Design cpu, start of the top module:
module cpu (
    input  clk,
    input  rst_n,
    input  [31:0] instr,
    input  [31:0] ram_data2,
    input  [10:0] start_pc,
    input  [3:0]  reg_addr,   
    output logic         waiting,
    output logic         ram_w_en1,
    output logic         ram_w_en2,
    output logic [10:0]  ram_addr2,
    output logic [31:0]  ram_in2,
    output logic [31:0]  status_out,
    output logic [31:0]  datapath_out,
    output logic [10:0]  pc_out,
    output logic [31:0]  reg_output
);
    logic [31:0] instr_reg;
    logic [3:0]  cond;            
    logic [6:0]  opcode;          
    logic        en_status_decode;  
    logic [3:0]  rn, rd, rs, rm;  
    logic [1:0]  shift_op;        
    logic [4:0]  imm5;            
    logic [11:0] imm12;           
    logic [23:0] imm24;           
    logic        P, U, W;         
    logic [3:0] rt;
    assign rt = rd;
    logic [31:0] status_out_dp;
    logic [31:0] datapath_out_dp;
    logic [31:0] str_data_dp;
    logic [10:0] pc_out_dp;
    logic [31:0] reg_output_dp;
    logic        waiting_ctrl;
    logic        w_en1, w_en2, w_en_ldr, sel_load_LR;
    logic [1:0]  sel_A_in, sel_B_in, sel_shift_in;
    logic        en_A, en_B, en_C, en_S;
    logic        sel_A, sel_B, sel_post_indexing;
    logic [2:0]  ALU_op;
    logic        en_status, status_rdy_ctrl;
    logic        load_ir, load_pc_ctrl;
    logic [1:0]  sel_pc_ctrl;
    logic        ram_w_en1_ctrl, ram_w_en2_ctrl;
    assign waiting = waiting_ctrl;
    assign status_out = status_out_dp;
    assign datapath_out = datapath_out_dp;
    assign pc_out = pc_out_dp;
    assign reg_output = reg_output_dp;
    assign ram_addr2 = datapath_out_dp[10:0];
    assign ram_in2 = str_data_dp;
    assign ram_w_en1 = ram_w_en1_ctrl;
    assign ram_w_en2 = ram_w_en2_ctrl;
    idecoder idecoder(
        .instr(instr_reg),
        .cond(cond),
  ...
==> flow/config.mk <==
export PLATFORM = sky130hd
export DESIGN_NAME = cpu
export DESIGN_NICKNAME = cpu
export VERILOG_FILES = /design/flow/design.v
export SDC_FILE = /design/flow/constraint.sdc
export NUM_CORES = 4
export LEC_CHECK = 0
export CAP_MARGIN = 30
export CORE_MARGIN = 2
export CORE_UTILIZATION = 70
export CTS_CLUSTER_DIAMETER = 299
export CTS_CLUSTER_SIZE = 43
export GPL_ROUTABILITY_DRIVEN = 1
export HOLD_SLACK_MARGIN = -0.1
export MAX_ROUTING_LAYER = met4
export PLACE_DENSITY = 0.64
export SLEW_MARGIN = 20
export TNS_END_PERCENT = 10
==> flow/constraint.sdc <==
create_clock -name core_clock -period 8.4 [get_ports {clk}]
set_input_delay 1.6800 -clock core_clock [delete_from_list [all_inputs] [get_ports {clk}]]
set_output_delay 1.6800 -clock core_clock [all_outputs]
set_load 0.01 [all_outputs]
run.sh (not shown) runs the stock make flow with config.mk's settings and CLKGATE_MAP_FILE=.
The first run aborted during 5_1_grt, error GRT-0228.
==> next run, changes <==
- CAP_MARGIN: 30 -> 40
- CORE_UTILIZATION: 70 -> 65
- CTS_CLUSTER_DIAMETER: 299 -> default
- CTS_CLUSTER_SIZE: 43 -> default
- GPL_ROUTABILITY_DRIVEN: 1 -> default
- HOLD_SLACK_MARGIN: -0.1 -> default
- PLACE_DENSITY: 0.64 -> default
- TNS_END_PERCENT: 10 -> 5
- clock period: 8.4 -> 7.78 ns (I/O delays scaled with it)
The new run never finished: it broke off in 5_1_grt with GRT-0116.
Synthesized cell count does not change.
Die size went up by a little under a tenth.
Synthesized area does not change.
==> next run, changes <==
- CORE_UTILIZATION: 65 -> 43
- MAX_ROUTING_LAYER: met4 -> default
- TNS_END_PERCENT: 5 -> default
- clock period: 7.78 -> 11.9 ns (I/O delays scaled with it)
Result:
- The new run finished clean
- die area came out higher by about 50%
- area after synthesis stays the same
- synthesized cell count stays the same
==> next run, changes <==
- CORE_UTILIZATION: 43 -> 72
- CTS_CLUSTER_DIAMETER: default -> 342
- CTS_CLUSTER_SIZE: default -> 99
- PLACE_DENSITY: default -> 0.38
- SETUP_SLACK_MARGIN: default -> -0.47
- clock period: 11.9 -> 7.58 ns (I/O delays scaled with it)
- The new run aborted during 5_1_grt, error GRT-0116
- area after synthesis stays the same
- synthesized cell count stays the same
- die size falls by well over a third

* * *

== onyx ==
cpu again, from the RTL that the note above started with.
Settings: LEC_CHECK=0, CAP_MARGIN=20, CORE_MARGIN=2, CORE_UTILIZATION=40, PLACE_DENSITY_LB_ADDON=0.26, SETUP_SLACK_MARGIN=1.77, SLEW_MARGIN=0; clock period 12.0 ns.
Changes in zinc relative to onyx:
Settings: PLACE_DENSITY_LB_ADDON: 0.26 -> unset; CAP_MARGIN: 20 -> 40; SLEW_MARGIN: 0 -> 20; CORE_UTILIZATION: 40 -> 44; SETUP_SLACK_MARGIN: 1.77 -> unset; the clock period (ns, I/O delays scaled along): 12.0 -> 7.02.
Findings:
- Summary across onyx and zinc: the single failing run is zinc.
- Comparing onyx and zinc, the higher pin count of the biggest net entering global routing was measured on zinc.
- Sort onyx and zinc by total antenna diodes in the routed design, ascending, and onyx comes first.
- Going from onyx to zinc, fill cell instance count of the final layout now sits lower; slack of the worst reg-to-reg path went down 5040 ps; power picked up an extra about 100%; static leakage power now larger; yosys cell count about even.
- zinc vs. onyx: final worst-path setup slack went down by 3330 ps.
- Run comparison: onyx cell with the biggest individual delay on the critical path sky130_fd_sc_hd__dfrtp_4; zinc cell with the biggest individual delay on the critical path sky130_fd_sc_hd__or4_4
- Going from onyx to zinc, the via count of the first global-routing pass was found to have gone up by 11%.
Relative to zinc, the following input files were edited for raven:
Settings: an added CTS_CLUSTER_SIZE of 33; a change of CORE_UTILIZATION from 44 to 72; an added SETUP_SLACK_MARGIN of 2.31; a change of the clock period (ns, I/O delays scaled along) from 7.02 to 7.78.
Findings:
Compared with zinc, in raven overall die height now smaller; clock buffer count from CTS fell 5.6%; global placement routability congestion up about 10%; count of hold buffers inserted by post-cts repair saw little to no change; die outline area down about 40%.
In raven the total placed instance area turned out 3.2% lower than in zinc.
raven got as far as global routing, where a tool error ended the run.
Estimated wirelength of the detail-placed design (higher): zinc

* * *

cpu again, from the RTL that the note above started with.
==> flow/config.mk <==
export PLATFORM = sky130hd
export DESIGN_NAME = cpu
export DESIGN_NICKNAME = cpu
export VERILOG_FILES = /design/flow/design.v
export SDC_FILE = /design/flow/constraint.sdc
export NUM_CORES = 4
export LEC_CHECK = 0
export CAP_MARGIN = 40
export CORE_MARGIN = 2
export CORE_UTILIZATION = 67
export CTS_CLUSTER_DIAMETER = 356
export CTS_CLUSTER_SIZE = 98
export PLACE_DENSITY = 0.38
export SLEW_MARGIN = 20
export TNS_END_PERCENT = 5
==> flow/constraint.sdc <==
create_clock -name core_clock -period 6.59 [get_ports {clk}]
set_input_delay 1.3180 -clock core_clock [delete_from_list [all_inputs] [get_ports {clk}]]
set_output_delay 1.3180 -clock core_clock [all_outputs]
set_load 0.01 [all_outputs]
The first run did not get past global routing.
Then changed:
- CAP_MARGIN: 40 -> 15
- CORE_UTILIZATION: 67 -> 65
- CTS_CLUSTER_DIAMETER: 356 -> unset
- CTS_CLUSTER_SIZE: 98 -> 37
- PLACE_DENSITY: 0.38 -> unset
- SETUP_SLACK_MARGIN: unset -> -0.72
- clock period: 6.59 -> 7.66 ns (I/O delays scaled with it)
=>
- The new run ended with an error in global routing (GRT-0232)
- synthesized cell count does not change
- die size climbs by 3.0%
- synthesized area stays the same
Then changed:
- CAP_MARGIN: 15 -> 40
- CORE_UTILIZATION: 65 -> 67
- CTS_CLUSTER_DIAMETER: unset -> 356
- CTS_CLUSTER_SIZE: 37 -> 98
- PLACE_DENSITY: unset -> 0.41
- SETUP_SLACK_MARGIN: -0.72 -> unset
- clock period: 7.66 -> 6.59 ns (I/O delays scaled with it)
Result:
- The changed run died in global routing on GRT-0228
- die area shrinks by 2.9%
- area after synthesis stays the same
- synthesized cell count is unchanged
Then changed:
- CORE_UTILIZATION: 67 -> 43
- CTS_CLUSTER_DIAMETER: 356 -> unset
- CTS_CLUSTER_SIZE: 98 -> unset
- PLACE_DENSITY: 0.41 -> unset
- TNS_END_PERCENT: 5 -> unset
With this change the flow produced a layout that fails on setup timing.
Die size went up by well over a third.
Synthesized area is unchanged.
Synthesized cell count stays the same.
Then changed:
- CORE_UTILIZATION: 43 -> 40
- clock period: 6.59 -> 11.9 ns (I/O delays scaled with it)
Now the flow completed with no timing, DRC or antenna violations.
Routed wire length came out lower by about 8%.
Synthesized cell count stays the same.
Die area came out higher by about 7%.
Area after synthesis is unchanged.
Critical path depth came out lower by 2.
Power came out lower by about 55%.
Non-clock buffer count came out lower by 943.
Setup slack gets better by 2400 ps.
Clock-buffer cell count came out lower by 1.
Final cell count came out lower by about 12%.

* * *

cpu again, from the RTL that the note above started with.
make LEC_CHECK=0 CAP_MARGIN=15 CORE_MARGIN=2 CORE_UTILIZATION=69 CTS_CLUSTER_SIZE=36 GPL_ROUTABILITY_DRIVEN=1 MAX_ROUTING_LAYER=met4 PLACE_DENSITY=0.64 SLEW_MARGIN=20 TNS_END_PERCENT=10 finish   # period 8.28 ns
The first run ended with an error in global routing (5_1_grt).
Edit:
==> flow/config.mk (replaced) <==
export PLATFORM = sky130hd
export DESIGN_NAME = cpu
export DESIGN_NICKNAME = cpu
export VERILOG_FILES = /design/flow/design.v
export SDC_FILE = /design/flow/constraint.sdc
export NUM_CORES = 4
export LEC_CHECK = 0
export CAP_MARGIN = 15
export CORE_MARGIN = 2
export CORE_UTILIZATION = 58
export SETUP_SLACK_MARGIN = 1.03
export SLEW_MARGIN = 20
export TNS_END_PERCENT = 5
==> flow/constraint.sdc (replaced) <==
create_clock -name core_clock -period 7.66 [get_ports {clk}]
set_input_delay 1.5320 -clock core_clock [delete_from_list [all_inputs] [get_ports {clk}]]
set_output_delay 1.5320 -clock core_clock [all_outputs]
set_load 0.01 [all_outputs]
Effect: Now the flow finished but failed the layout checks on setup timing; synthesized cell count stays the same; area after synthesis does not change; die area went up by about a fifth.
Power and IR drop assume default switching activity.
